$ cat flow/config.mk
export PLATFORM = sky130hd
export DESIGN_NAME = abcd_output
export DESIGN_NICKNAME = abcd_output
export VERILOG_FILES = /design/flow/design.v
export SDC_FILE = /design/flow/constraint.sdc
export NUM_CORES = 4
export LEC_CHECK = 0
export ABC_AREA = 1
export CAP_MARGIN = 15
export CORE_ASPECT_RATIO = 0.77
export CORE_MARGIN = 2
export CORE_UTILIZATION = 72
export CTS_CLUSTER_DIAMETER = 216
export SETUP_SLACK_MARGIN = 5.0
export SLEW_MARGIN = 25
$ cat flow/constraint.sdc
create_clock -name core_clock -period 59.1 [get_ports {clk}]
set_input_delay 11.8200 -clock core_clock [delete_from_list [all_inputs] [get_ports {clk}]]
set_output_delay 11.8200 -clock core_clock [all_outputs]
set_load 0.01 [all_outputs]
$ cat flow/design.v
module detect_module 
(
    CLK, RSTn,
	 RX_Pin_In,
	 H2L_Sig
);
    input CLK;
	 input RSTn;
	 input RX_Pin_In;
	 output H2L_Sig;
	 reg H2L_F1;
	 reg H2L_F2;
	 always @ ( posedge CLK or negedge RSTn )
	     if( !RSTn )
		      begin
				    H2L_F1 <= 1'b1;
					 H2L_F2 <= 1'b1;
				end
		  else
		      begin
				    H2L_F1 <= RX_Pin_In;
					 H2L_F2 <= H2L_F1;
				end
	assign H2L_Sig = H2L_F2 & !H2L_F1;
endmodule
module rx_bps_module
(
    CLK, RSTn,
	 Count_Sig, 
	 BPS_CLK
);
    input CLK;
	 input RSTn;
	 input Count_Sig;
	 output BPS_CLK;
	 reg [12:0]Count_BPS;
	 always @ ( posedge CLK or negedge RSTn )
	    if( !RSTn )
		     Count_BPS <= 13'd0;
		 else if( Count_BPS == 13'd5207 )
		     Count_BPS <= 13'd0;
		 else if( Count_Sig )
		     Count_BPS <= Count_BPS + 1'b1;
		 else
		     Count_BPS <= 13'd0;
    assign BPS_CLK = ( Count_BPS == 12'd2604 ) ? 1'b1 : 1'b0;
endmodule
module rx_control_module
(
    CLK, RSTn,
	 H2L_Sig, RX_Pin_In, BPS_CLK, RX_En_Sig,
    Count_Sig, RX_Data, RX_Done_Sig
);
    input CLK;
	 input RSTn;
	 input H2L_Sig;
	 input RX_En_Sig;
	 input RX_Pin_In;
	 input BPS_CLK;
	 output Count_Sig;
	 output [7:0]RX_Data;
	 output RX_Done_Sig;
	 reg [3:0]i;
	 reg [7:0]rData;
	 reg isCount;
	 reg isDone;
	 always @ ( posedge CLK or negedge RSTn )
	     if( !RSTn )
		      begin 
		          i <= 4'd0;
					 rData <= 8'd0;
					 isCount <= 1'b0;
					 isDone <= 1'b0;	 
				end
		  else if( RX_En_Sig )
		      case ( i )
			       4'd0 :
					 if( H2L_Sig ) begin i <= i + 1'b1; isCount <= 1'b1; end
					 4'd1 : 
					 if( BPS_CLK ) begin i <= i + 1'b1; end
					 4'd2, 4'd3, 4'd4, 4'd5, 4'd6, 4'd7, 4'd8, 4'd9 :
					 if( BPS_CLK ) begin i <= i + 1'b1; rData[ i - 2 ] <= RX_Pin_In; end
					 4'd10 :
					 if( BPS_CLK ) begin i <= i + 1'b1; end
					 4'd11 :
					 if( BPS_CLK ) begin i <= i + 1'b1; end
					 4'd12 :
					 begin i <= i + 1'b1; isDone <= 1'b1; isCount <= 1'b0; end
					 4'd13 :
					 begin i <= 4'd0; isDone <= 1'b0; end
				endcase
	 assign Count_Sig = isCount;
	 assign RX_Data = rData;
	 assign RX_Done_Sig = isDone;
endmodule
module rx_module
(
    CLK, RSTn,
    RX_Pin_In, RX_En_Sig,
	 RX_Done_Sig, RX_Data
);
    input CLK;
	 input RSTn;
	 input RX_Pin_In;
	 input RX_En_Sig;
	 output [7:0]RX_Data;
	 output RX_Done_Sig;
	 wire H2L_Sig;
	 detect_module U1
	 (
	     .CLK( CLK ),
		  .RSTn( RSTn ),
		  .RX_Pin_In( RX_Pin_In ),     
		  .H2L_Sig( H2L_Sig )          
	 );
	 wire BPS_CLK;
	 rx_bps_module U2
	 (
	     .CLK( CLK ),
		  .RSTn( RSTn ),
		  .Count_Sig( Count_Sig ),    
		  .BPS_CLK( BPS_CLK )         
	 );
	 wire Count_Sig;
	 rx_control_module U3
	 (
	     .CLK( CLK ),
		  .RSTn( RSTn ),
		  .H2L_Sig( H2L_Sig ),       
		  .RX_En_Sig( RX_En_Sig ),   
		  .RX_Pin_In( RX_Pin_In ),   
		  .BPS_CLK( BPS_CLK ),       
		  .Count_Sig( Count_Sig ),     
		  .RX_Data( RX_Data ),         
		  .RX_Done_Sig( RX_Done_Sig )  
	 );
endmodule
module control_module
(
    CLK, RSTn,
	RX_Done_Sig,
	RX_Data,
	RX_En_Sig,
	RX_Data_Out,
	RX_Valid_Out
);
    input CLK;
	input RSTn;
	input RX_Done_Sig;
	input [7:0]RX_Data;
	output RX_En_Sig;
	output [7:0]RX_Data_Out;
	output RX_Valid_Out;
	reg [7:0]rData_0;
	reg isEn;
	reg isValid;
    always @ ( posedge CLK or negedge RSTn )
	    if( !RSTn )
		    begin rData_0 <= 8'd0; isEn <= 1'b0; isValid <= 1'b0; end
		else if( RX_Done_Sig )     
		    begin rData_0 <= RX_Data; isEn <= 1'b0; isValid <= 1'b1; end
		else begin isEn <= 1'b1; isValid <= 1'b0; end
	assign RX_Data_Out  = rData_0 ;
	assign RX_En_Sig = isEn;
	assign RX_Valid_Out = isValid;
endmodule
module rx_module_demo
(
    CLK, RSTn,
	RX_Pin_In,
	RX_Data_Out,
	RX_Valid_Out
);
    input CLK;
	input RSTn;
	input RX_Pin_In;
    output [7:0]RX_Data_Out;
    output RX_Valid_Out;
	wire RX_Done_Sig;
	wire [7:0]RX_Data;
	rx_module U1
	(
	    .CLK( CLK ),
		.RSTn( RSTn ),
		.RX_Pin_In( RX_Pin_In ),    
		.RX_En_Sig( RX_En_Sig ),    
		.RX_Done_Sig( RX_Done_Sig ),   
		.RX_Data( RX_Data )            
	);
	wire RX_En_Sig;
	wire [7:0]Output_Data;
	wire Output_Valid;
	control_module U2
	(
	    .CLK( CLK ),
	    .RSTn( RSTn ),
		.RX_Done_Sig( RX_Done_Sig ),   
		.RX_Data( RX_Data ),           
		.RX_En_Sig( RX_En_Sig ),       
		.RX_Data_Out( Output_Data ),   
		.RX_Valid_Out( Output_Valid )  
	);
	 assign RX_Data_Out = Output_Data;
	 assign RX_Valid_Out = Output_Valid;
endmodule
module data_pro
(
	input clk,
	input rstn,
	input [7:0] data_in,
	input data_valid,
	output [15:0] delay_set_a, 
	output [15:0] delay_set_b,
	output [15:0] delay_set_c, 
	output [15:0] delay_set_d,
	output [15:0] duty_cycle,
	output [15:0] sub_clk_feq,
	output [15:0] sub_clk_scl
);
	reg [7:0] funct;
	reg [15:0] data;
	reg [1:0] state;
	reg update;
	reg [15:0] delay_set_a_reg;
	reg [15:0] delay_set_b_reg;
	reg [15:0] delay_set_c_reg;
	reg [15:0] delay_set_d_reg;
	reg [15:0] duty_cycle_reg;
	reg [15:0] sub_clk_feq_reg;
	reg [15:0] sub_clk_scl_reg;
	always @(posedge clk or negedge rstn) begin		 
		if (!rstn) begin
			funct <= 8'd0;
			data <= 15'd0;
			state <= 2'd0;
			update <= 1'b0;
		end
		else if (data_valid) begin
			case (state)							 
				2'd0: begin					 
					funct <= data_in;
					state <= state + 1;
					update <= 1'b0;
				end
				2'd1: begin					 
					data[15:8] <= data_in;
					state <= state +1;
					update <= 1'b0;
				end
				2'd2: begin 					 
					data[7:0] <= data_in;
					state <= 2'd0;
					update <= 1'b1;
				end
				default: begin
					funct <= 8'd0;
					data[15:0] <= 15'd0;
					state <= 2'd0;
					update <= 1'b0;
				end
			endcase
		end
		else begin
			update <= 1'b0;
		end
	end
	always @(posedge clk or negedge rstn) begin		 
		if (!rstn) begin
			delay_set_a_reg <= 15'd0;				 
			delay_set_b_reg <= 15'd10;
			delay_set_c_reg <= 15'd20;
			delay_set_d_reg <= 15'd30;
			duty_cycle_reg <= 15'd5;
			sub_clk_scl_reg <= 15'd1000;
			sub_clk_feq_reg <= 15'd10;
		end
		else if (update) begin
			case (funct)
				8'd65: delay_set_a_reg <= data;
				8'd66: delay_set_b_reg <= data;
				8'd67: delay_set_c_reg <= data;
				8'd68: delay_set_d_reg <= data;
				8'd69: duty_cycle_reg <= data;
				8'd70: if (data != 16'd0) sub_clk_feq_reg <= data;	 
				8'd83: if (data != 16'd0) sub_clk_scl_reg <= data;
				8'd0: ;
				default: ;
			endcase
		end
	end
	assign delay_set_a = delay_set_a_reg;
	assign delay_set_b = delay_set_b_reg;
	assign delay_set_c = delay_set_c_reg;
	assign delay_set_d = delay_set_d_reg;
	assign duty_cycle = duty_cycle_reg;
	assign sub_clk_feq = sub_clk_feq_reg;
	assign sub_clk_scl = sub_clk_scl_reg;
endmodule
module ch_output_module
(
	input clk,
	input rstn,
	input [15:0] sub_clk_feq,
	input [15:0] sub_clk_scl,
	input [15:0] duty_cycle,
	input [15:0] delay_set,
	output ch_output
);
	reg ch_output_reg;
	reg [15:0] sub_clk_count;
	reg [15:0] subsub_clk_count;
	reg [15:0] subsub_count;
	wire [15:0] sub_clk_sum;
	wire [15:0] subsub_clk_sum;
	assign sub_clk_sum = 50000000 / sub_clk_feq;
	assign subsub_clk_sum = 50000000 / sub_clk_scl;
	always @(posedge clk or negedge rstn) begin 
		if (!rstn) begin
			ch_output_reg <= 0;
			sub_clk_count <= 0;
			subsub_clk_count <=0;
			subsub_count <= 0;
		end else if (sub_clk_count >= sub_clk_sum) begin
			sub_clk_count <= 0;
			subsub_clk_count <= 0;
			subsub_count <=0;
			if (delay_set == 0) begin 
				ch_output_reg <= 1;
			end else begin
				ch_output_reg <= 0;
			end
		end else if (subsub_clk_count >= subsub_clk_sum) begin
			subsub_clk_count <= 0;
			subsub_count <= subsub_count + 1;
			if ( (subsub_count < delay_set - 1) & (delay_set != 0) ) begin
				ch_output_reg <= 0;
			end else if (subsub_count < (delay_set + duty_cycle - 1) ) begin 
				ch_output_reg <= 1;
			end else if (subsub_count >= (delay_set + duty_cycle - 1) ) begin 
				ch_output_reg <= 0;
			end
		end else begin
			sub_clk_count <= sub_clk_count + 1;
			subsub_clk_count <= subsub_clk_count + 1;
		end
	end
	assign ch_output = ch_output_reg;
endmodule
module abcd_output
(
	input clk,						 
	input rstn,
	input rx_pin_in,
	output ch_a_output, ch_b_output, ch_c_output, ch_d_output
);
	wire [7:0] rx_data_out;			 
	wire rx_valid;					 
	wire [15:0] delay_set_a;		 
	wire [15:0] delay_set_b;
	wire [15:0] delay_set_c;
	wire [15:0] delay_set_d;		
	wire [15:0] duty_cycle;			 
	wire [15:0] sub_clk_feq;
	wire [15:0] sub_clk_scl;
	rx_module_demo u1				 
	(
		.CLK(clk),
		.RSTn(rstn),
		.RX_Pin_In(rx_pin_in),		 
		.RX_Data_Out(rx_data_out),	 
		.RX_Valid_Out(rx_valid)
	);
	data_pro u2						 
	(
		.clk(clk),
		.rstn(rstn),
		.data_in(rx_data_out),		 
		.data_valid(rx_valid),
		.delay_set_a(delay_set_a),	 
		.delay_set_b(delay_set_b),
		.delay_set_c(delay_set_c),
		.delay_set_d(delay_set_d),
		.duty_cycle(duty_cycle),	 
		.sub_clk_feq(sub_clk_feq),	 
		.sub_clk_scl(sub_clk_scl)	 
	);
	ch_output_module u_a
	(
		.clk(clk),
		.sub_clk_feq(sub_clk_feq),
		.sub_clk_scl(sub_clk_scl),
		.rstn(rstn),
		.delay_set(delay_set_a),
		.duty_cycle(duty_cycle),
		.ch_output(ch_a_output)
	);
	ch_output_module u_b
	(
		.clk(clk),
		.sub_clk_feq(sub_clk_feq),
		.sub_clk_scl(sub_clk_scl),
		.rstn(rstn),
		.delay_set(delay_set_b),
		.duty_cycle(duty_cycle),
		.ch_output(ch_b_output)
	);
	ch_output_module u_c
	(
		.clk(clk),
		.sub_clk_feq(sub_clk_feq),
		.sub_clk_scl(sub_clk_scl),
		.rstn(rstn),
		.delay_set(delay_set_c),
		.duty_cycle(duty_cycle),
		.ch_output(ch_c_output)
	);
	ch_output_module u_d
	(
		.clk(clk),
		.sub_clk_feq(sub_clk_feq),
		.sub_clk_scl(sub_clk_scl),
		.rstn(rstn),
		.delay_set(delay_set_d),
		.duty_cycle(duty_cycle),
		.ch_output(ch_d_output)
	);
endmodule
$ cat flow/run.sh
#!/bin/bash
# the make line also repeats each setting of config.mk as NAME=value (left out here)
make -C /OpenROAD-flow-scripts/flow DESIGN_CONFIG=/design/flow/config.mk WORK_HOME=/design/flow/orfs CLKGATE_MAP_FILE= finish
==> deck_impl_summary.md, run 1 <==
Implementation Results

Synth
  • # Cells Yosys: 11800
  • Post-Synth Simple-Gate Area: 32.2%
  • Cell area leaders: ha_1, nand2_1, dfrtp_1
  • Adder Area Share: 17.7%
  • Warnings from Yosys: 6
  • Synthesized registers: 374
  • Main synth FF type: dfrtp_1
  • XORs/XNORs by Area: 9.62%
  • Count of different cell masters after synthesis: 97
  • Yosys chip area: approximately 76000 sq um
  • Mux share: 0.0820%
  • Synth cell count leaders: nand2_1, inv_1, ha_1
  • Cell taking the most area after synthesis: ha_1
  • Area share, top type: around 18%
  • Mapped Area: roughly 76000 sq um
  • Post-synthesis cell count: 11800
  • Yosys top cell by instances: nand2_1
  • Top non-seq family: simple AND/OR/NAND/NOR gates
  • Yosys aoi share: between 10% and 20%
  • Seq/Total Area, Yosys: 12.3%
  • Synth async-reset ratio: 100%
  • EDFF count, synth: 0
  • Mean Syn Cell Area: between 6 and 7 sq um
  • Mapped Nets: 12900

CTS
  • Clock Path Buffers: 3
  • Cts bufs inserted: 41
  • Clock Root Buffer: clkbuf_16
  • Clk sinks: 374
  • CTS hold repair buffers: 0
  • H-tree levels: 2

Placement
  • Post-DP HPWL: 178 mm
  • Inst Count DP: approximately 13000
  • I/O Buffers: 6
  • GP Congestion: 1.02

Die
  • Floorplan utilization: 72.9%
  • Die Size: 109000 sq um
  • Number of I/O pins: 7
  • Core ar.: 105000 sq um
  • Site Rows: 104
  • Die Span Y: 290 um
  • Die Span X: roughly 380 um

GRT
  • GR Util All Layers: 89.4%
  • Total grt overflow: 1275

Outcome
  • Run status: did not finish
  • Fail Step: 5_1_grt
  • First reported error: [ERROR GRT-0232] Routing congestion too high. Check the congestion heatmap in the GUI.
[through the flow]
stage	instance area [sq um]	worst slack [ns]
after detailed placement	82300	-3.15
after floorplan	79400	-1.42
after global placement	82300	-0.526
after CTS	88800	1.99
[layer usage]
layer  track usage (%)  GRT overflow
met1              86.8            70
met5              66.2            12
met2               101           736
met4              93.0           391
met3              79.8            66
[what timing repair did]
item                                    CTS
pin swaps                               346
cloned                                   34
buffers inserted                        357
endpoints found under the setup margin  196
gates resized                           482
==> inputs of run 2 (changes only) <==
Settings changed: ABC_AREA 1 to 0, CAP_MARGIN 15 to 40, CORE_ASPECT_RATIO 0.77 to 0.91, CORE_MARGIN 2 to 7, CORE_UTILIZATION 72 to 48, CTS_CLUSTER_DIAMETER 216 to 137, MAX_ROUTING_LAYER from default to met5, MIN_ROUTING_LAYER from default to met1, PLACE_DENSITY from default to 0.59, SETUP_SLACK_MARGIN 5.0 to default, SLEW_MARGIN 25 to 30, TNS_END_PERCENT from default to 70.
Clock period 59.1 ns to 63.3 ns, I/O delays scaled along.
==> run 2 against run 1 <==
Compared with the run above:
- the layout now fails its checks (setup timing)
- synthesized cell count is 15% lower
- synthesized area is 2.8% lower
- die size is 53% higher
==> deck_impl_summary.md, run 2 <==
Synthesis and Place & Route Summary

Timing
  • Least-Margin Pin Slew: around 0.87 ns
  • Fin crit share: 121%
  • Pins over their slew limit: 0
  • Achievable frequency: 13.1 MHz
  • Clock Skew: 0.0318 ns
  • Post-layout min period: between 70 and 80 ns
  • Fin. Hold Viols: 0
  • Slew headroom: 41.3%
  • RSZ-0062 raised after global routing: true
  • Setup_tns: -2516.66 ns
  • Endpoints failing setup: around 200
  • Final worst slack: -13.15 ns

Route
  • Drt wl/cell: ~18 um
  • Pre-antenna DRT Iters: 6
  • Starting DRT DRC Count: between 6000 and 7000
  • Via density: 5.73
  • Via count: 89700
  • DRT Wirelength: 286 mm
  • Antenna viol nets, final: 0
  • DRC violations left: 0

Setup path
  • CP delay by family, top: AND-OR/OR-AND gates
  • Setup crit end: u_d.sub_clk_count[12]
  • Critical path type: register to register
  • Critical Path End Type: register
  • Startpoint types: register
  • RR Startpoint: u2.sub_clk_scl_reg[0]
  • R2R cell count: approximately 480
  • CP max stage delay: approximately 0.53 ns
  • CP Launch Point: u2.sub_clk_scl_reg[0]
  • Crit Path Max Fanout: 11
  • Crit path buffers/inverters: 131
  • Crit. path cell count: 479
  • CP most frequent cell: buf_4
  • Required @ worst endpoint: 63.81 ns
  • Slowest cell on the critical path: a21boi_0
  • WP data arrival: 76.96 ns
  • Critical R2R Capture: u_d.sub_clk_count[12]
  • R2R Setup Slk: -13.15 ns

GRT
  • Vias in the first global route: 88700
  • Total grt overflow: 0
  • Largest net degree at the start of global routing: 134
  • GR Util All Layers: about a third
  • Initial antenna violation count: 12
  • First-pass GRT wire length: between 400 and 500 mm

Synth
  • # Cells Yosys: 9973 (was 11800)
  • Count of different cell masters after synthesis: 136 (was 97)
  • Adder Area Share: 18.2% (was 17.7%)
  • Mux share: 4.91% (was 0.0820%)
  • Mean Syn Cell Area: 7.44 sq um (was 6.48 sq um)
  • Area share, top type: 18.1% (was 17.6%)
  • Main synth FF type: dfrtp_1 (unchanged)
  • Top non-seq family: AND-OR/OR-AND gates (was simple AND/OR/NAND/NOR gates)
  • Yosys top cell by instances: ha_1 (was nand2_1)
  • Post-Synth Simple-Gate Area: 24.2% (was 32.2%)
  • XORs/XNORs by Area: 9.89% (was 9.62%)
  • EDFF count, synth: 0 (unchanged)
  • Cell area leaders: ha_1, dfrtp_1, xnor2_1 (was ha_1, nand2_1, dfrtp_1)
  • Yosys chip area: 74200 sq um (was 76300 sq um)
  • Mapped Area: 74200 sq um (was 76300 sq um)
  • Mapped Nets: 11100 (was 12900)
  • Synth cell count leaders: ha_1, nor2_1, nand2_1 (was nand2_1, inv_1, ha_1)
  • Post-synthesis cell count: 9973 (was 11800)
  • Warnings from Yosys: 6 (unchanged)
  • Synthesized registers: 374 (unchanged)
  • Synth async-reset ratio: 100% (unchanged)
  • Cell taking the most area after synthesis: ha_1 (unchanged)
  • Yosys aoi share: 26.3% (was 18.5%)
  • Seq/Total Area, Yosys: 12.7% (was 12.3%)

Placement
  • Pre-CTS WS: -15.99 ns (was -3.15 ns)
  • GP Congestion: 0.950 (was 1.02)
  • Post-DP HPWL: 213 mm (was 178 mm)
  • I/O Buffers: 6 (unchanged)
  • Inst Count DP: 14900 (was 13400)

CTS
  • CTS tree: done
  • H-tree levels: 2 (unchanged)
  • Clock transition at the registers of the reported paths: 0.06 ns
  • Clk sinks: 374 (unchanged)
  • Clk latency late pin: 0.62 ns
  • Clock Path Buffers: 3 (unchanged)
  • Cts bufs inserted: 45 (was 41)
  • Clock Root Buffer: clkbuf_16 (unchanged)

Hold path
  • Number of cells on the worst hold path: 0
  • Min-delay worst type: register to register
  • Worst Hold Path EP: u1.U1.U1.H2L_F2
  • Hold Path Origin: u1.U1.U1.H2L_F1

Die
  • Die Span X: 426 um (was 375 um)
  • Number of I/O pins: 7 (unchanged)
  • Die Span Y: 389 um (was 290 um)
  • Core ar.: 153000 sq um (was 105000 sq um)
  • Floorplan utilization: 48.4% (was 72.9%)
  • Die Size: 166000 sq um (was 109000 sq um)
  • Site Rows: 137 (was 104)

Run
  • Tool Warnings: 50
  • Max-Cap Viols: 0

Outcome
  • Violated checks: setup timing
  • Run status: failed layout checks (was did not finish)

Cells and area
  • Final nets: 14700
  • Post-Layout Cell Count: 15700
  • Area growth from synthesis to layout: 50.1%
-- run 2: per-stage QoR --
step	area (sq um)	hold WS (ns)	utilization, %
6_report	111000	0.371	72.6
4_1_cts	109000	0.366	71.3
3_3_place_gp	102000	0.355	66.3
3_5_place_dp	102000	0.358	66.4
2_1_floorplan	76900	0.351	-
5_1_grt	111000	0.373	72.6
-- run 2: final cells by class --
class | count | area (sq um)
well taps | 2015 | 2520
repair buffers | 3845 | 29400
inverters | 477 | 1840
clock inverters | 25 | 375
clock buffers | 58 | 1230
fillers | 12300 | 41900
flip-flops and latches | 374 | 9390
diodes | 11 | 27.5
multi-input cells | 8850 | 66500
-- run 2: routing by layer --
metal | GRT usage (%) | up-vias | routed length (um)
li1 | - | 43900 | -
met1 | 43.7 | 42500 | 129000
met2 | 53.8 | 2628 | 129000
met3 | 3.97 | 683 | 16800
met4 | 11.3 | 4 | 10900
met5 | 0 | - | 36
-- run 2: what timing repair did --
| item | in CTS | in global routing |
|---|---|---|
| gates cloned | 3 | 1 |
| endpoints found under the setup margin | 196 | 196 |
| pin swaps | 403 | 304 |
| hold buffers | 0 | 0 |
| resized | 480 | 236 |
| setup buffers | 514 | 112 |
==> inputs of run 3 (changes only) <==
Settings changed: ABC_AREA 0 to 1, CAP_MARGIN 40 to 30, CELL_PAD_IN_SITES_GLOBAL_PLACEMENT from default to 1, CORE_ASPECT_RATIO 0.91 to 0.77, CORE_MARGIN 7 to 8, CORE_UTILIZATION 48 to 33, CTS_CLUSTER_DIAMETER 137 to 75, GPL_ROUTABILITY_DRIVEN from default to 0, MAX_ROUTING_LAYER met5 to default, MIN_ROUTING_LAYER met1 to default, PLACE_DENSITY 0.59 to default, PLACE_DENSITY_LB_ADDON from default to 0.25, SETUP_SLACK_MARGIN from default to -2.0, SLEW_MARGIN 30 to 25, TNS_END_PERCENT 70 to default.
Clock period 63.3 ns to 95.9 ns, I/O delays scaled along.
==> run 3 against run 2 <==
Compared with the run above:
- now clean on timing, DRC and antenna
- critical path type unchanged
- critical path depth is 49 lower
- synthesized cell count is 18% higher
- clock-buffer cell count is 1 higher
- sequential share of layout area is 3.1 points higher
- largest cell class unchanged
==> deck_impl_summary.md, run 3 <==
Synthesis and Place & Route Summary

Setup path
  • Required @ worst endpoint: 96.40 ns (was 63.81 ns)
  • CP delay by family, top: AND-OR/OR-AND gates (unchanged)
  • Startpoint types: register (unchanged)
  • Critical Path End Type: register (unchanged)
  • Setup crit end: u_c.subsub_clk_count[13] (was u_d.sub_clk_count[12])
  • R2R cell count: 430 (was 479)
  • Critical path type: register to register (unchanged)
  • RR Startpoint: u2.sub_clk_feq_reg[0] (was u2.sub_clk_scl_reg[0])
  • Crit Path Max Fanout: 36 (was 11)
  • CP most frequent cell: nand2_1 (was buf_4)
  • Crit path buffers/inverters: 62 (was 131)
  • Crit. path cell count: 430 (was 479)
  • CP Launch Point: u2.sub_clk_feq_reg[0] (was u2.sub_clk_scl_reg[0])
  • Critical R2R Capture: u_c.subsub_clk_count[13] (was u_d.sub_clk_count[12])
  • Slowest cell on the critical path: ha_1 (was a21boi_0)
  • CP max stage delay: 0.78 ns (was 0.53 ns)
  • R2R Setup Slk: 11.39 ns (was -13.15 ns)
  • WP data arrival: 85.01 ns (was 76.96 ns)

Route
  • DRC violations left: 0 (unchanged)
  • Via count: 75400 (was 89700)
  • Drt wl/cell: 16.1 um (was 18.3 um)
  • Antenna viol nets, final: 0 (unchanged)
  • DRT Wirelength: 238 mm (was 286 mm)
  • Starting DRT DRC Count: 5311 (was 6356)
  • Via density: 5.09 (was 5.73)
  • Pre-antenna DRT Iters: 6 (unchanged)

Run
  • Tool Warnings: 41 (was 50)
  • Max-Cap Viols: 0 (unchanged)

Synth
  • Seq/Total Area, Yosys: 12.3% (was 12.7%)
  • Cell taking the most area after synthesis: ha_1 (unchanged)
  • XORs/XNORs by Area: 9.62% (was 9.89%)
  • Post-synthesis cell count: 11800 (was 9973)
  • Area share, top type: 17.6% (was 18.1%)
  • Synthesized registers: 374 (unchanged)
  • Mux share: 0.0820% (was 4.91%)
  • # Cells Yosys: 11800 (was 9973)
  • Mean Syn Cell Area: 6.48 sq um (was 7.44 sq um)
  • Cell area leaders: ha_1, nand2_1, dfrtp_1 (was ha_1, dfrtp_1, xnor2_1)
  • Warnings from Yosys: 6 (unchanged)
  • Post-Synth Simple-Gate Area: 32.2% (was 24.2%)
  • Mapped Area: 76300 sq um (was 74200 sq um)
  • Yosys aoi share: 18.5% (was 26.3%)
  • Count of different cell masters after synthesis: 97 (was 136)
  • Synth async-reset ratio: 100% (unchanged)
  • EDFF count, synth: 0 (unchanged)
  • Synth cell count leaders: nand2_1, inv_1, ha_1 (was ha_1, nor2_1, nand2_1)
  • Top non-seq family: simple AND/OR/NAND/NOR gates (was AND-OR/OR-AND gates)
  • Mapped Nets: 12900 (was 11100)
  • Adder Area Share: 17.7% (was 18.2%)
  • Yosys top cell by instances: nand2_1 (was ha_1)
  • Main synth FF type: dfrtp_1 (unchanged)
  • Yosys chip area: 76300 sq um (was 74200 sq um)

Cells and area
  • Post-Layout Cell Count: 14800 (was 15700)
  • Area growth from synthesis to layout: 6.61% (was 50.1%)
  • Util after Layout: 35.3% (was 72.6%)
  • Final nets: 12800 (was 14700)

CTS
  • Clock Root Buffer: clkbuf_16 (unchanged)
  • CTS tree: done (unchanged)
  • Clk latency late pin: 0.65 ns (was 0.62 ns)
  • Clk sinks: 374 (unchanged)
  • Cts bufs inserted: 48 (was 45)
  • Clock transition at the registers of the reported paths: 0.06 ns (about the same)
  • Setup bufs post-CTS: 0 (was 514)
  • Post_cts resized: 0 (was 480)
  • H-tree levels: 2 (unchanged)
  • CTS hold repair buffers: 0 (unchanged)
  • Clock Path Buffers: 3 (unchanged)

Hold path
  • Worst Hold Path EP: u1.U1.U1.H2L_F2 (unchanged)
  • Hold Path Origin: u1.U1.U1.H2L_F1 (unchanged)
  • Min-delay worst type: register to register (unchanged)
  • Number of cells on the worst hold path: 0 (unchanged)

Timing
  • Least-Margin Pin Slew: 1.02 ns (was 0.872 ns)
  • Fin crit share: 88.1% (was 121%)
  • Setup_tns: 0 ns (was -2516.66 ns)
  • Fin. Hold Viols: 0 (unchanged)
  • Endpoints failing setup: 0 (was 196)
  • Achievable frequency: 11.8 MHz (was 13.1 MHz)
  • Pins over their slew limit: 0 (unchanged)
  • Post-layout min period: 84.51 ns (was 76.45 ns)
  • Slew headroom: 30.3% (was 41.3%)
  • Clock Skew: 0.0623 ns (was 0.0318 ns)
  • RSZ-0062 raised after global routing: false (was true)

Die
  • Floorplan utilization: 33.1% (was 48.4%)
  • Die Span Y: 438 um (was 389 um)
  • Core ar.: 231000 sq um (was 153000 sq um)
  • Die Span X: 564 um (was 426 um)
  • Die Size: 247000 sq um (was 166000 sq um)
  • Number of I/O pins: 7 (unchanged)
  • Site Rows: 155 (was 137)

Outcome
  • Run status: no timing/DRC/antenna violations (was failed layout checks)

GRT
  • Largest net degree at the start of global routing: 71 (was 134)
  • Initial antenna violation count: 7 (was 12)
  • GR Util All Layers: 18.6% (was 32.5%)
  • Vias in the first global route: 70900 (was 88700)
  • Total grt overflow: 0 (unchanged)
  • First-pass GRT wire length: 382 mm (was 452 mm)

Placement
  • Post-DP HPWL: 188 mm (was 213 mm)
  • Inst Count DP: 14700 (was 14900)
  • I/O Buffers: 6 (unchanged)
## run 3: through the flow
stage	hold WS (ns)	worst slack, ns	area [sq um]
after floorplan	0.354	25.44	76300
after global placement	0.357	10.46	79400
after detailed placement	0.360	10.62	79400
after CTS	0.369	10.42	81200
after global routing	0.377	2.56	81400
final	0.368	11.39	81400
## run 3: layout make-up
| cell class | count | area (sq um) |
|---|---|---|
| fill | 24800 | 149000 |
| multi-input combinational | 9618 | 59600 |
| sequential | 374 | 9390 |
| inverter | 1594 | 6060 |
| tap | 3061 | 3830 |
| clock buffer | 59 | 1300 |
| timing repair buffer | 85 | 761 |
| clock inverter | 30 | 442 |
| antenna | 3 | 7.51 |
## run 3: per-layer routing
| metal | part of all wire [%] | vias to the layer above | wire length, um | GRT usage (%) |
|---|---|---|---|---|
| li1 | - | 39400 | - | - |
| met1 | 53 | 34400 | 127000 | 28.6 |
| met2 | 41 | 1381 | 98300 | 28.8 |
| met3 | 3.9 | 176 | 9200 | 1.09 |
| met4 | 1.4 | 0 | 3280 | 2.71 |
| met5 | 0 | - | 0 | 0 |
==> inputs of run 4 (changes only) <==
Settings changed: CAP_MARGIN 30 to 5, CELL_PAD_IN_SITES_GLOBAL_PLACEMENT 1 to default, CORE_MARGIN 8 to 2, CORE_UTILIZATION 33 to 72, CTS_CLUSTER_SIZE from default to 90, GPL_ROUTABILITY_DRIVEN 0 to default, PLACE_DENSITY from default to 0.63, PLACE_DENSITY_LB_ADDON 0.25 to default, SETUP_SLACK_MARGIN -2.0 to 0.35.
Clock period 95.9 ns to 57.9 ns, I/O delays scaled along.
==> run 4 against run 3 <==
Compared with the run above:
- the flow now stops in 5_1_grt
- synthesized cell count unchanged
- die size fell by 56%
- synthesized area stayed put
==> deck_impl_summary.md, run 4 <==
Implementation Results

Placement
  • GP Congestion: 1.03
  • I/O Buffers: 6 (unchanged)
  • Post-DP HPWL: 184 mm (was 188 mm)
  • Inst Count DP: 13800 (was 14700)

Die
  • Die Size: 109000 sq um (was 247000 sq um)
  • Number of I/O pins: 7 (unchanged)
  • Die Span X: 375 um (was 564 um)
  • Core ar.: 105000 sq um (was 231000 sq um)
  • Die Span Y: 290 um (was 438 um)
  • Floorplan utilization: 72.9% (was 33.1%)
  • Site Rows: 104 (was 155)

Synth
  • Warnings from Yosys: 6 (unchanged)
  • Main synth FF type: dfrtp_1 (unchanged)
  • Adder Area Share: 17.7% (unchanged)
  • Cell area leaders: ha_1, nand2_1, dfrtp_1 (unchanged)
  • Mapped Nets: 12900 (unchanged)
  • XORs/XNORs by Area: 9.62% (unchanged)
  • Mean Syn Cell Area: 6.48 sq um (unchanged)
  • Synthesized registers: 374 (unchanged)
  • Top non-seq family: simple AND/OR/NAND/NOR gates (unchanged)
  • EDFF count, synth: 0 (unchanged)
  • Area share, top type: 17.6% (unchanged)
  • Mapped Area: 76300 sq um (unchanged)
  • Post-Synth Simple-Gate Area: 32.2% (unchanged)
  • Count of different cell masters after synthesis: 97 (unchanged)
  • Yosys aoi share: 18.5% (unchanged)
  • Seq/Total Area, Yosys: 12.3% (unchanged)
  • # Cells Yosys: 11800 (unchanged)
  • Synth cell count leaders: nand2_1, inv_1, ha_1 (unchanged)
  • Yosys top cell by instances: nand2_1 (unchanged)
  • Yosys chip area: 76300 sq um (unchanged)
  • Synth async-reset ratio: 100% (unchanged)
  • Mux share: 0.0820% (unchanged)
  • Cell taking the most area after synthesis: ha_1 (unchanged)
  • Post-synthesis cell count: 11800 (unchanged)

Outcome
  • Run status: did not finish (was no timing/DRC/antenna violations)
  • Fail Step: 5_1_grt
  • First reported error: [ERROR GRT-0232] Routing congestion too high. Check the congestion heatmap in the GUI.

CTS
  • Clk sinks: 374 (unchanged)
  • Clock Path Buffers: 3 (unchanged)
  • Clock Root Buffer: clkbuf_16 (unchanged)
  • Cts bufs inserted: 26 (was 48)
  • H-tree levels: 1 (was 2)

GRT
  • GR Util All Layers: 79.6%
  • Total grt overflow: 27
## run 4: repair_timing
action                                  in CTS
resized                                    252
endpoints found under the setup margin     196
hold buffers                                 0
endpoints found under the hold margin        0
cloned                                      15
buffers inserted                           146
pin swaps                                  180
## run 4: through the flow
step / utilization, % / setup slack [ns] / area (sq um)
3_3_place_gp: 81.1 / -0.238 / 85000
2_1_floorplan: - / -2.62 / 79400
3_5_place_dp: 81.1 / -2.67 / 85000
4_1_cts: 84.2 / 0.350 / 88200
## run 4: metal layers
layer / track usage (%) / GRT overflow
met5: 50.9 / 0
met2: 94.2 / 5
met1: 78.4 / 0
met4: 76.6 / 14
met3: 68.3 / 8
==> inputs of run 5 (changes only) <==
Settings changed: ABC_AREA 1 to default, CAP_MARGIN 5 to 20, CORE_ASPECT_RATIO 0.77 to default, CTS_CLUSTER_DIAMETER 75 to default, CTS_CLUSTER_SIZE 90 to default, PLACE_DENSITY 0.63 to default, SETUP_SLACK_MARGIN 0.35 to default, SLEW_MARGIN 25 to 20, TNS_END_PERCENT from default to 45.
Clock period 57.9 ns to 119.0 ns, I/O delays scaled along.
==> run 5 against run 4 <==
Compared with the run above:
- synthesized area decreased by 2.8%
- die size decreased by 2.8%
- now clean on timing, DRC and antenna
- synthesized cell count decreased by 15%
==> deck_impl_summary.md, run 5 <==
Synthesis and Place & Route Summary

Setup path
  • R2R Setup Slk: 15.26 ns
  • Required @ worst endpoint: 119.50 ns
  • Critical R2R Capture: u_a.subsub_clk_count[15]
  • Startpoint types: register
  • Setup crit end: u_a.subsub_clk_count[15]
  • Critical path type: register to register
  • RR Startpoint: u2.sub_clk_feq_reg[0]
  • CP most frequent cell: o21ai_0
  • WP data arrival: between 100 and 150 ns
  • Crit path buffers/inverters: 21
  • CP Launch Point: u2.sub_clk_feq_reg[0]
  • Crit. path cell count: 438
  • CP delay by family, top: AND-OR/OR-AND gates
  • Crit Path Max Fanout: 44
  • Critical Path End Type: register
  • R2R cell count: 438
  • CP max stage delay: 1.03 ns
  • Slowest cell on the critical path: dfrtp_2

Cells and area
  • Filler Cell Count: about 7900
  • Final nets: ~11000
  • Area growth from synthesis to layout: 3.95%

Synth
  • Mapped Nets: 11100 (was 12900)
  • Seq/Total Area, Yosys: 12.7% (was 12.3%)
  • # Cells Yosys: 9973 (was 11800)
  • Mapped Area: 74200 sq um (was 76300 sq um)
  • Main synth FF type: dfrtp_1 (unchanged)
  • Yosys aoi share: 26.3% (was 18.5%)
  • Synth cell count leaders: ha_1, nor2_1, nand2_1 (was nand2_1, inv_1, ha_1)
  • EDFF count, synth: 0 (unchanged)
  • Cell taking the most area after synthesis: ha_1 (unchanged)
  • Mean Syn Cell Area: 7.44 sq um (was 6.48 sq um)
  • Top non-seq family: AND-OR/OR-AND gates (was simple AND/OR/NAND/NOR gates)
  • XORs/XNORs by Area: 9.89% (was 9.62%)
  • Area share, top type: 18.1% (was 17.6%)
  • Synth async-reset ratio: 100% (unchanged)
  • Cell area leaders: ha_1, dfrtp_1, xnor2_1 (was ha_1, nand2_1, dfrtp_1)
  • Adder Area Share: 18.2% (was 17.7%)
  • Yosys top cell by instances: ha_1 (was nand2_1)
  • Count of different cell masters after synthesis: 136 (was 97)
  • Post-Synth Simple-Gate Area: 24.2% (was 32.2%)
  • Yosys chip area: 74200 sq um (was 76300 sq um)
  • Mux share: 4.91% (was 0.0820%)
  • Synthesized registers: 374 (unchanged)
  • Warnings from Yosys: 6 (unchanged)
  • Post-synthesis cell count: 9973 (was 11800)

Route
  • Starting DRT DRC Count: about 6600
  • Via density: 6.82
  • DRC violations left: 0
  • Pre-antenna DRT Iters: 9
  • Antenna viol nets, final: 0
  • Met1 WL: 89.8 mm
  • Uppermost routed layer: met5
  • Via count: roughly 77000
  • Routed wl met3: approximately 18 mm
  • Drt wl/cell: 20.2 um
  • Wire length on met2: 105 mm
  • DRT Wirelength: approximately 230 mm

CTS
  • Clk sinks: 374 (unchanged)
  • H-tree levels: 2 (was 1)
  • Clock transition at the registers of the reported paths: about 0.060 ns
  • Clk latency late pin: 0.64 ns
  • CTS tree: done
  • Post_cts resized: 0 (was 252)
  • CTS hold repair buffers: 0 (unchanged)
  • Cts bufs inserted: 44 (was 26)
  • Setup bufs post-CTS: 0 (was 146)
  • Clock Root Buffer: clkbuf_16 (unchanged)
  • Clock Path Buffers: 3 (unchanged)

Hold path
  • Hold Path Origin: u1.U1.U1.H2L_F1
  • Number of cells on the worst hold path: 0
  • Worst Hold Path EP: u1.U1.U1.H2L_F2
  • Min-delay worst type: register to register

GRT
  • Initial antenna violation count: 6
  • Vias in the first global route: around 74000
  • Total grt overflow: 0
  • First-pass GRT wire length: roughly 370 mm
  • GR Util All Layers: 41.1%
  • Largest net degree at the start of global routing: 105

Timing
  • Post-layout min period: about 100 ns
  • Slew headroom: 24.9%
  • Clock Skew: just over 0.07 ns
  • RSZ-0062 raised after global routing: false
  • Fin. Hold Viols: 0
  • Endpoints failing setup: 0
  • Fin crit share: 87.2%
  • Achievable frequency: 9.64 MHz
  • Least-Margin Pin Slew: ~1.1 ns
  • Setup_tns: 0 ns
  • Pins over their slew limit: 0

Placement
  • Post-DP HPWL: 171 mm (was 184 mm)
  • I/O Buffers: 6 (unchanged)
  • GP Congestion: 1.03 (about the same)

Run
  • Max-Cap Viols: 0
  • Tool Warnings: between 40 and 50

Die
  • Number of I/O pins: 7 (unchanged)
  • Floorplan utilization: 72.7% (was 72.9%)
  • Core ar.: 102000 sq um (was 105000 sq um)
  • Die Size: 106000 sq um (was 109000 sq um)
  • Die Span Y: 325 um (was 290 um)
  • Die Span X: 325 um (was 375 um)
  • Site Rows: 117 (was 104)

Outcome
  • Run status: no timing/DRC/antenna violations (was did not finish)
==> run 5: per-layer routing <==
layer / track usage, % / vias up
met3: 5.92 / 1027
li1: - / 36300
met4: 25.8 / 8
met5: 0 / -
met2: 69.2 / 3412
met1: 49.2 / 36000
==> run 5: metrics by stage <==
step	util, %	cells	cell area, sq um	setup WS [ns]	hold WS, ns
after floorplan	-	9973	74200	28.05	0.351
after CTS	75.5	11200	77000	17.39	0.364
after detailed placement	74.0	11200	75500	17.96	0.357
final	75.5	11200	77100	15.26	0.362
after global placement	74.0	11200	75500	19.35	0.355
after global routing	75.5	11200	77100	6.73	0.371
==> run 5: layout make-up <==
| class | instances | area (sq um) | share of cell area, % |
|---|---|---|---|
| inverters | 477 | 1790 | 2.33 |
| clock buffers | 61 | 1250 | 1.63 |
| flip-flops and latches | 374 | 9390 | 12.2 |
| multi-input cells | 8849 | 61900 | 80.3 |
| repair buffers | 90 | 699 | 0.907 |
| diodes | 6 | 15.0 | 0.0195 |
| clock inverters | 21 | 295 | 0.383 |
| well taps | 1368 | 1710 | 2.22 |
==> inputs of run 6 (changes only) <==
Settings changed: ABC_AREA from default to 1, CTS_CLUSTER_SIZE from default to 36, HOLD_SLACK_MARGIN from default to -0.09, PLACE_DENSITY_LB_ADDON from default to 0.28, TNS_END_PERCENT 45 to default.
Clock period 119.0 ns to 76.2 ns, I/O delays scaled along.
==> run 6 against run 5 <==
Compared with the run above:
- flip-flop count unchanged
- first-iteration DRC count fell by 6.0%
- register-to-register slack lost 9.4 ns
- synthesized cell count up 18%
- non-clock buffer count increased by 183
- hold slack gained 0.0070 ns
- synthesized area grew 2.9%
- fmax is 47% higher
- critical endpoint is now u_b.ch_output_reg
==> deck_impl_summary.md, run 6 <==
Synthesis and Place & Route Summary

Outcome
  • Run status: no timing/DRC/antenna violations (unchanged)

Synth
  • Mean Syn Cell Area: 6.48 sq um (was 7.44 sq um)
  • Post-synthesis cell count: 11800 (was 9973)
  • Area share, top type: 17.6% (was 18.1%)
  • Yosys top cell by instances: nand2_1 (was ha_1)
  • Mapped Nets: 12900 (was 11100)
  • Synth async-reset ratio: 100% (unchanged)
  • Mux share: 0.0820% (was 4.91%)
  • Yosys chip area: 76300 sq um (was 74200 sq um)
  • Main synth FF type: dfrtp_1 (unchanged)
  • Seq/Total Area, Yosys: 12.3% (was 12.7%)
  • Yosys aoi share: 18.5% (was 26.3%)
  • # Cells Yosys: 11800 (was 9973)
  • Cell area leaders: ha_1, nand2_1, dfrtp_1 (was ha_1, dfrtp_1, xnor2_1)
  • Adder Area Share: 17.7% (was 18.2%)
  • EDFF count, synth: 0 (unchanged)
  • Warnings from Yosys: 6 (unchanged)
  • Mapped Area: 76300 sq um (was 74200 sq um)
  • Synthesized registers: 374 (unchanged)
  • XORs/XNORs by Area: 9.62% (was 9.89%)
  • Synth cell count leaders: nand2_1, inv_1, ha_1 (was ha_1, nor2_1, nand2_1)
  • Cell taking the most area after synthesis: ha_1 (unchanged)
  • Count of different cell masters after synthesis: 97 (was 136)
  • Post-Synth Simple-Gate Area: 32.2% (was 24.2%)
  • Top non-seq family: simple AND/OR/NAND/NOR gates (was AND-OR/OR-AND gates)

GRT
  • Total grt overflow: 0 (unchanged)
  • GR Util All Layers: 39.9% (was 41.1%)
  • Vias in the first global route: 77900 (was 74000)
  • First-pass GRT wire length: 366 mm (was 365 mm)
  • Initial antenna violation count: 3 (was 6)
  • Largest net degree at the start of global routing: 90 (was 105)

Setup path
  • Crit Path Max Fanout: 32 (was 44)
  • RR Startpoint: u2.sub_clk_feq_reg[1] (was u2.sub_clk_feq_reg[0])
  • Startpoint types: register (unchanged)
  • WP data arrival: 70.82 ns (was 104.24 ns)
  • CP delay by family, top: AND-OR/OR-AND gates (unchanged)
  • CP most frequent cell: nand2_1 (was o21ai_0)
  • R2R cell count: 451 (was 438)
  • Slowest cell on the critical path: dfstp_2 (was dfrtp_2)
  • Critical R2R Capture: u_b.ch_output_reg (was u_a.subsub_clk_count[15])
  • Crit. path cell count: 451 (was 438)
  • Setup crit end: u_b.ch_output_reg (was u_a.subsub_clk_count[15])
  • Crit path buffers/inverters: 69 (was 21)
  • CP max stage delay: 0.69 ns (was 1.03 ns)
  • Critical Path End Type: register (unchanged)
  • Critical path type: register to register (unchanged)
  • CP Launch Point: u2.sub_clk_feq_reg[1] (was u2.sub_clk_feq_reg[0])
  • Required @ worst endpoint: 76.66 ns (was 119.50 ns)
  • R2R Setup Slk: 5.84 ns (was 15.26 ns)

Cells and area
  • Filler Cell Count: 8174 (was 7930)
  • Register area: 9390 sq um (unchanged)
  • Util after Layout: 76.9% (was 75.5%)
  • Area growth from synthesis to layout: 6.08% (was 3.95%)
  • Logic area: 60000 sq um (was 61900 sq um)
  • Final nets: 13000 (was 10900)
  • Post-Layout Cell Count: 13300 (was 11200)
  • Final non-filler cell area: 81000 sq um (was 77100 sq um)

CTS
  • Clk sinks: 374 (unchanged)
  • Clock Path Buffers: 3 (unchanged)
  • H-tree levels: 2 (unchanged)
  • Clock Root Buffer: clkbuf_16 (unchanged)
  • Cts bufs inserted: 41 (was 44)
  • Clock transition at the registers of the reported paths: 0.06 ns (about the same)
  • CTS tree: done (unchanged)
  • Clk latency late pin: 0.58 ns (was 0.64 ns)

Timing
  • Fin. Hold Viols: 0 (unchanged)
  • Clock Skew: 0.0244 ns (was 0.0712 ns)
  • Fin crit share: 92.3% (was 87.2%)
  • Final worst slack: 5.84 ns (was 15.26 ns)
  • Post-layout min period: 70.36 ns (was 103.74 ns)
  • Setup_tns: 0 ns (unchanged)
  • Min Hold Slack: 0.369 ns (was 0.362 ns)
  • Endpoints failing setup: 0 (unchanged)
  • Least-Margin Pin Slew: 1.19 ns (was 1.13 ns)
  • Achievable frequency: 14.2 MHz (was 9.64 MHz)
  • Pins over their slew limit: 0 (unchanged)
  • Slew headroom: 18.4% (was 24.9%)

Placement
  • Pre-CTS WS: -2.33 ns (was 17.96 ns)
  • Inst Count DP: 13200 (was 11200)
  • GP Congestion: 0.990 (was 1.03)
  • Dpl cell area: 78400 sq um (was 75500 sq um)
  • I/O Buffers: 6 (unchanged)
  • Post-DP HPWL: 175 mm (was 171 mm)

Hold path
  • Hold Path Origin: u1.U1.U1.H2L_F1 (unchanged)
  • Min-delay worst type: register to register (unchanged)
  • Number of cells on the worst hold path: 0 (unchanged)
  • Worst Hold Path EP: u1.U1.U1.H2L_F2 (unchanged)

Die
  • Die Span Y: 330 um (was 325 um)
  • Floorplan utilization: 72.5% (was 72.7%)
  • Core ar.: 105000 sq um (was 102000 sq um)
  • Die Span X: 330 um (was 325 um)
  • Site Rows: 119 (was 117)
  • Die Size: 109000 sq um (was 106000 sq um)
  • Number of I/O pins: 7 (unchanged)

Route
  • DRT Wirelength: 228 mm (was 227 mm)
  • Via count: 81500 (was 76700)
  • Starting DRT DRC Count: 6235 (was 6636)
  • Pre-antenna DRT Iters: 6 (was 9)
  • Antenna viol nets, final: 0 (unchanged)
  • DRC violations left: 0 (unchanged)
  • Drt wl/cell: 17.1 um (was 20.2 um)
  • Via density: 6.10 (was 6.82)

Run
  • Tool Warnings: 41 (was 46)
  • Max-Cap Viols: 0 (unchanged)
==> run 6: metal layers <==
| layer | GRT usage (%) | wire [um] | vias to the layer above |
|---|---|---|---|
| li1 | - | - | 39800 |
| met1 | 46.5 | 89400 | 37300 |
| met2 | 70.8 | 109000 | 3338 |
| met3 | 5.39 | 16600 | 1016 |
| met4 | 21.5 | 13800 | 4 |
| met5 | 0 | 27 | - |
==> run 6: repair_timing <==
item / CTS / global route
buffers inserted: 0 / 62
setup endpoints to repair: 196 / 196
resized: 14 / 174
gates cloned: 1 / 16
pin swaps: 0 / 14
hold buffers: 0 / 0
==> run 6: cell type report <==
cell class / instances / share of cell area, %
Antenna cell: 4 / 0.0124
Clock inverter: 14 / 0.221
Timing Repair Buffer: 273 / 2.65
Multi-Input combinational cell: 9625 / 74.1
Tap cell: 1391 / 2.15
Inverter: 1594 / 7.69
Timing Repair inverter: 10 / 0.0711
Clock buffer: 61 / 1.53
Sequential cell: 374 / 11.6
==> inputs of run 7 (changes only) <==
Settings changed: CAP_MARGIN 20 to 5, CTS_CLUSTER_SIZE 36 to default, HOLD_SLACK_MARGIN -0.09 to default, PLACE_DENSITY_LB_ADDON 0.28 to default.
Clock period 76.2 ns to 58.5 ns, I/O delays scaled along.
==> run 7 against run 6 <==
Compared with the run above:
- die size unchanged
- the flow now stops in 5_1_grt
- synthesized area unchanged
- synthesized cell count unchanged
==> deck_impl_summary.md, run 7 <==
Implementation Results

Outcome
  • Fail Step: 5_1_grt
  • Run status: did not finish (was no timing/DRC/antenna violations)

Die
  • Floorplan utilization: 72.5% (unchanged)
  • Die Size: 109000 sq um (unchanged)
  • Die Span X: 330 um (unchanged)
  • Site Rows: 119 (unchanged)
  • Core ar.: 105000 sq um (unchanged)
  • Number of I/O pins: 7 (unchanged)
  • Die Span Y: 330 um (unchanged)

Placement
  • I/O Buffers: 6 (unchanged)
  • Post-DP HPWL: 177 mm (was 175 mm)
  • GP Congestion: 1.00 (was 0.990)
  • Pre-CTS WS: -2.60 ns (was -2.33 ns)
  • Dpl cell area: 82700 sq um (was 78400 sq um)

Synth
  • Main synth FF type: dfrtp_1 (unchanged)
  • Adder Area Share: 17.7% (unchanged)
  • Mapped Nets: 12900 (unchanged)
  • Synth cell count leaders: nand2_1, inv_1, ha_1 (unchanged)
  • Cell taking the most area after synthesis: ha_1 (unchanged)
  • Synthesized registers: 374 (unchanged)
  • Mux share: 0.0820% (unchanged)
  • Synth async-reset ratio: 100% (unchanged)
  • Count of different cell masters after synthesis: 97 (unchanged)
  • Mean Syn Cell Area: 6.48 sq um (unchanged)
  • Yosys top cell by instances: nand2_1 (unchanged)
  • EDFF count, synth: 0 (unchanged)
  • Seq/Total Area, Yosys: 12.3% (unchanged)
  • Warnings from Yosys: 6 (unchanged)
  • Post-synthesis cell count: 11800 (unchanged)
  • Top non-seq family: simple AND/OR/NAND/NOR gates (unchanged)
  • XORs/XNORs by Area: 9.62% (unchanged)
  • # Cells Yosys: 11800 (unchanged)
  • Yosys chip area: 76300 sq um (unchanged)
  • Area share, top type: 17.6% (unchanged)
  • Mapped Area: 76300 sq um (unchanged)
  • Cell area leaders: ha_1, nand2_1, dfrtp_1 (unchanged)
  • Yosys aoi share: 18.5% (unchanged)
  • Post-Synth Simple-Gate Area: 32.2% (unchanged)

CTS
  • Clock Path Buffers: 3 (unchanged)
  • Clock Root Buffer: clkbuf_16 (unchanged)
  • H-tree levels: 2 (unchanged)
  • CTS hold repair buffers: 0 (unchanged)
  • Cts bufs inserted: 42 (was 41)
  • Clk sinks: 374 (unchanged)
## run 7: what timing repair did
action                                  in CTS
buffers inserted                            81
resized                                    171
endpoints found under the setup margin     196
hold endpoints to repair                     0
pin swaps                                   81
cloned                                      12
## run 7: per-stage QoR
step | hold WS (ns) | cells | util, %
CTS | 0.371 | 13700 | 81.2
global placement | 0.359 | 13500 | 78.5
floorplan | 0.354 | 11800 | -
detailed placement | 0.363 | 13500 | 78.6
==> inputs of run 8 (changes only) <==
Settings changed: CAP_MARGIN 5 to 20, CORE_UTILIZATION 72 to 70, PLACE_DENSITY from default to 0.39.
Clock period 58.5 ns to 151.0 ns, I/O delays scaled along.
==> run 8 against run 7 <==
Compared with the run above:
- the run now finishes clean
- synthesized area unchanged
- die size grew 2.8%
- synthesized cell count is the same
==> deck_impl_summary.md, run 8 <==
Synthesis and Place & Route Summary

Outcome
  • Run status: no timing/DRC/antenna violations (was did not finish)

Setup path
  • Setup crit end: u_b.ch_output_reg
  • Crit Path Max Fanout: 34
  • R2R Setup Slk: approximately 67 ns
  • Startpoint types: register
  • CP most frequent cell: nand2_1
  • RR Startpoint: u2.sub_clk_feq_reg[1]
  • Critical path type: register to register
  • CP Launch Point: u2.sub_clk_feq_reg[1]
  • Crit path buffers/inverters: 61
  • Critical R2R Capture: u_b.ch_output_reg
  • R2R cell count: 438
  • CP max stage delay: just under 0.8 ns
  • Slowest cell on the critical path: ha_1
  • WP data arrival: 84.06 ns
  • Critical Path End Type: register
  • CP delay by family, top: AND-OR/OR-AND gates
  • Required @ worst endpoint: 151.48 ns
  • Crit. path cell count: 438

Placement
  • Inst Count DP: 13100 (was 13500)
  • Dpl cell area: 77300 sq um (was 82700 sq um)
  • GP Congestion: 1.01 (was 1.00)
  • I/O Buffers: 6 (unchanged)
  • Post-DP HPWL: 171 mm (was 177 mm)

Synth
  • Cell taking the most area after synthesis: ha_1 (unchanged)
  • Post-Synth Simple-Gate Area: 32.2% (unchanged)
  • EDFF count, synth: 0 (unchanged)
  • Yosys top cell by instances: nand2_1 (unchanged)
  • XORs/XNORs by Area: 9.62% (unchanged)
  • Mapped Area: 76300 sq um (unchanged)
  • # Cells Yosys: 11800 (unchanged)
  • Yosys chip area: 76300 sq um (unchanged)
  • Count of different cell masters after synthesis: 97 (unchanged)
  • Cell area leaders: ha_1, nand2_1, dfrtp_1 (unchanged)
  • Mapped Nets: 12900 (unchanged)
  • Main synth FF type: dfrtp_1 (unchanged)
  • Seq/Total Area, Yosys: 12.3% (unchanged)
  • Area share, top type: 17.6% (unchanged)
  • Top non-seq family: simple AND/OR/NAND/NOR gates (unchanged)
  • Post-synthesis cell count: 11800 (unchanged)
  • Yosys aoi share: 18.5% (unchanged)
  • Synth cell count leaders: nand2_1, inv_1, ha_1 (unchanged)
  • Mean Syn Cell Area: 6.48 sq um (unchanged)
  • Warnings from Yosys: 6 (unchanged)
  • Mux share: 0.0820% (unchanged)
  • Synthesized registers: 374 (unchanged)
  • Adder Area Share: 17.7% (unchanged)
  • Synth async-reset ratio: 100% (unchanged)

CTS
  • Clock Path Buffers: 3 (unchanged)
  • Post_cts resized: 0 (was 171)
  • CTS tree: done
  • Clock Root Buffer: clkbuf_16 (unchanged)
  • Setup bufs post-CTS: 0 (was 81)
  • Clk latency late pin: a little over 0.6 ns
  • Clk sinks: 374 (unchanged)
  • H-tree levels: 2 (unchanged)
  • Clock transition at the registers of the reported paths: 0.06 ns
  • CTS hold repair buffers: 0 (unchanged)
  • Cts bufs inserted: 42 (unchanged)

GRT
  • GR Util All Layers: 37.9%
  • GR Util met1: 47.0%
  • Global Route met2 Usage: 65.3%
  • Met3 Use GR: just under 4%
  • Vias in the first global route: 74800
  • First-pass GRT wire length: ~360 mm
  • Largest net degree at the start of global routing: 91
  • Initial antenna violation count: 3
  • Layer with the highest usage: met2
  • Total grt overflow: 0

Die
  • Number of I/O pins: 7 (unchanged)
  • Floorplan utilization: 70.3% (was 72.5%)
  • Core ar.: 109000 sq um (was 105000 sq um)
  • Site Rows: 121 (was 119)
  • Die Span Y: 334 um (was 330 um)
  • Die Size: 112000 sq um (was 109000 sq um)
  • Die Span X: 334 um (was 330 um)

Hold path
  • Worst Hold Path EP: u1.U1.U1.H2L_F2
  • Min-delay worst type: register to register
  • Number of cells on the worst hold path: 0
  • Hold Path Origin: u1.U1.U1.H2L_F1

Route
  • Antenna viol nets, final: 0
  • Via density: 5.99
  • Drt wl/cell: 16.6 um
  • DRC violations left: 0
  • Via count: 78800
  • Starting DRT DRC Count: between 5000 and 6000
  • Pre-antenna DRT Iters: 8
  • DRT Wirelength: roughly 220 mm

Cells and area
  • Post-Layout Cell Count: 13100
  • Filler Cell Count: 9263
  • Final nets: 12800
  • Final non-filler cell area: 78800 sq um
  • Logic area: 59600 sq um
  • Util after Layout: 72.6%
  • Register area: 9390 sq um
  • Area growth from synthesis to layout: 3.22%

Timing
  • Clock Skew: 0.0616 ns
  • Achievable frequency: 12.0 MHz
  • Slew headroom: approximately a quarter
  • RSZ-0062 raised after global routing: false
  • Fin. Hold Viols: 0
  • Endpoints failing setup: 0
  • Post-layout min period: 83.59 ns
  • Fin crit share: 55.4%
  • Setup_tns: 0 ns
  • Least-Margin Pin Slew: 1.11 ns
  • Pins over their slew limit: 0

Run
  • Max-Cap Viols: 0
  • Tool Warnings: 43
==> run 8: area by class of cell <==
cell class,count,share of cell area (%)
multi-input combinational,9618,75.6
clock inverter,18,0.383
inverter,1594,7.69
sequential,374,11.9
antenna,3,0.00953
tap,1414,2.25
clock buffer,60,1.50
timing repair buffer,64,0.640
==> run 8: stage by stage <==
stage | setup slack (ns) | hold slack, ns
finish | 67.41 | 0.368
global route | 58.88 | 0.376
CTS | 68.56 | 0.369
detailed placement | 68.78 | 0.361
global placement | 69.92 | 0.359
floorplan | 80.54 | 0.354
==> run 8: per-layer routing <==
metal | vias to the layer above | share of wire [%]
met1 | 36100 | 42
li1 | 39300 | -
met3 | 711 | 6.4
met2 | 2603 | 46
met5 | - | 0
met4 | 0 | 5.3
==> inputs of run 9 (changes only) <==
Settings changed: CAP_MARGIN 20 to 10, CELL_PAD_IN_SITES_GLOBAL_PLACEMENT from default to 1, CORE_ASPECT_RATIO from default to 0.77, CORE_MARGIN 2 to 9, CORE_UTILIZATION 70 to 28, CTS_CLUSTER_DIAMETER from default to 198, GPL_ROUTABILITY_DRIVEN from default to 0, PLACE_DENSITY 0.39 to default, PLACE_DENSITY_LB_ADDON from default to 0.25, SETUP_SLACK_MARGIN from default to -2.0, SLEW_MARGIN 20 to 25, TNS_END_PERCENT from default to 90.
Clock period 151.0 ns to 95.9 ns, I/O delays scaled along.
==> run 9 against run 8 <==
Compared with the run above:
- cell area is 3.9% higher
- clock skew is 0.011 ns lower
- final cell count is 17% higher
- routed wire length is 15% higher
- synthesized cell count stayed put
- via count is 4.1% lower
- register-to-register slack worse by 55 ns
- synthesized area stayed put
- core utilization is 42 points lower
- worst setup slack worse by 55 ns
==> deck_impl_summary.md, run 9 <==
Synthesis and Place & Route Summary

Placement
  • Dpl cell area: 80100 sq um (was 77300 sq um)
  • I/O Buffers: 6 (unchanged)
  • Post-DP HPWL: 201 mm (was 171 mm)

GRT
  • Initial antenna violation count: 3 (unchanged)
  • GR Util All Layers: 16.6% (was 37.9%)
  • Total grt overflow: 0 (unchanged)
  • Largest net degree at the start of global routing: 103 (was 91)
  • First-pass GRT wire length: 399 mm (was 358 mm)
  • Vias in the first global route: 71300 (was 74800)

Die
  • Die Span Y: 476 um (was 334 um)
  • Site Rows: 167 (was 121)
  • Floorplan utilization: 28.2% (was 70.3%)

Setup path
  • Critical R2R Capture: u_b.ch_output_reg (unchanged)
  • Crit. path cell count: 440 (was 438)
  • CP Launch Point: u2.sub_clk_feq_reg[0] (was u2.sub_clk_feq_reg[1])
  • Startpoint types: register (unchanged)
  • Crit path buffers/inverters: 64 (was 61)
  • CP most frequent cell: nand2_1 (unchanged)
  • RR Startpoint: u2.sub_clk_feq_reg[0] (was u2.sub_clk_feq_reg[1])
  • Critical path type: register to register (unchanged)
  • R2R cell count: 440 (was 438)
  • R2R Setup Slk: 12.69 ns (was 67.41 ns)
  • WP data arrival: 83.72 ns (was 84.06 ns)
  • Setup crit end: u_b.ch_output_reg (unchanged)
  • Slowest cell on the critical path: nor2_1 (was ha_1)

Synth
  • Cell taking the most area after synthesis: ha_1 (unchanged)
  • Main synth FF type: dfrtp_1 (unchanged)
  • XORs/XNORs by Area: 9.62% (unchanged)
  • Synth cell count leaders: nand2_1, inv_1, ha_1 (unchanged)
  • Post-synthesis cell count: 11800 (unchanged)
  • Synthesized registers: 374 (unchanged)
  • Mapped Nets: 12900 (unchanged)
  • Warnings from Yosys: 6 (unchanged)
  • Mux share: 0.0820% (unchanged)
  • Area share, top type: 17.6% (unchanged)
  • Cell area leaders: ha_1, nand2_1, dfrtp_1 (unchanged)
  • EDFF count, synth: 0 (unchanged)
  • Top non-seq family: simple AND/OR/NAND/NOR gates (unchanged)
  • Synth async-reset ratio: 100% (unchanged)
  • Count of different cell masters after synthesis: 97 (unchanged)

Timing
  • Achievable frequency: 12.0 MHz (about the same)
  • Clock Skew: 0.0505 ns (was 0.0616 ns)
  • Fin. Hold Viols: 0 (unchanged)
  • Pins over their slew limit: 0 (unchanged)
  • RSZ-0062 raised after global routing: false (unchanged)

Outcome
  • Run status: no timing/DRC/antenna violations (unchanged)

Cells and area
  • Final non-filler cell area: 81900 sq um (was 78800 sq um)

Route
  • DRC violations left: 0 (unchanged)
  • Via density: 4.91 (was 5.99)
  • Via count: 75500 (was 78800)
  • Pre-antenna DRT Iters: 6 (was 8)
  • Drt wl/cell: 16.4 um (was 16.6 um)
  • Starting DRT DRC Count: 4840 (was 5708)
  • Antenna viol nets, final: 0 (unchanged)

CTS
  • Clk latency late pin: 0.66 ns (was 0.61 ns)
  • Clock transition at the registers of the reported paths: 0.06 ns (about the same)
  • Clock Path Buffers: 3 (unchanged)
  • CTS tree: done (unchanged)
  • CTS hold repair buffers: 0 (unchanged)
  • H-tree levels: 2 (unchanged)

Hold path
  • Worst Hold Path EP: u1.U1.U1.H2L_F2 (unchanged)

Run
  • Tool Warnings: 44 (was 43)
run 9: final cells by class:
type                            instances  area (sq um)  area share (%)
Tap cell                             3633          4550            5.55
Clock inverter                         20           337           0.411
Inverter                             1594          6060            7.40
Antenna cell                            1          2.50         0.00306
Sequential cell                       374          9390            11.5
Multi-Input combinational cell       9618         59600            72.8
Timing Repair Buffer                   72           581           0.709
Clock buffer                           66          1350            1.65
run 9: per-layer routing:
metal / up-vias / wire length, um / track usage [%]
met4: 0 / 2760 / 2.05
met5: - / 0 / 0
met3: 145 / 8530 / 1.20
met2: 1187 / 101000 / 24.7
met1: 34800 / 140000 / 26.2
li1: 39400 / - / -
run 9: stage by stage:
stage / setup WS [ns] / util, % / hold WS, ns / cells
2_1_floorplan: 25.44 / - / 0.354 / 11800
3_3_place_gp: 13.70 / 29.7 / 0.357 / 15300
3_5_place_dp: 12.21 / 29.7 / 0.362 / 15300
4_1_cts: 11.94 / 30.3 / 0.371 / 15400
5_1_grt: 2.46 / 30.3 / 0.375 / 15400
6_report: 12.69 / 30.3 / 0.369 / 15400
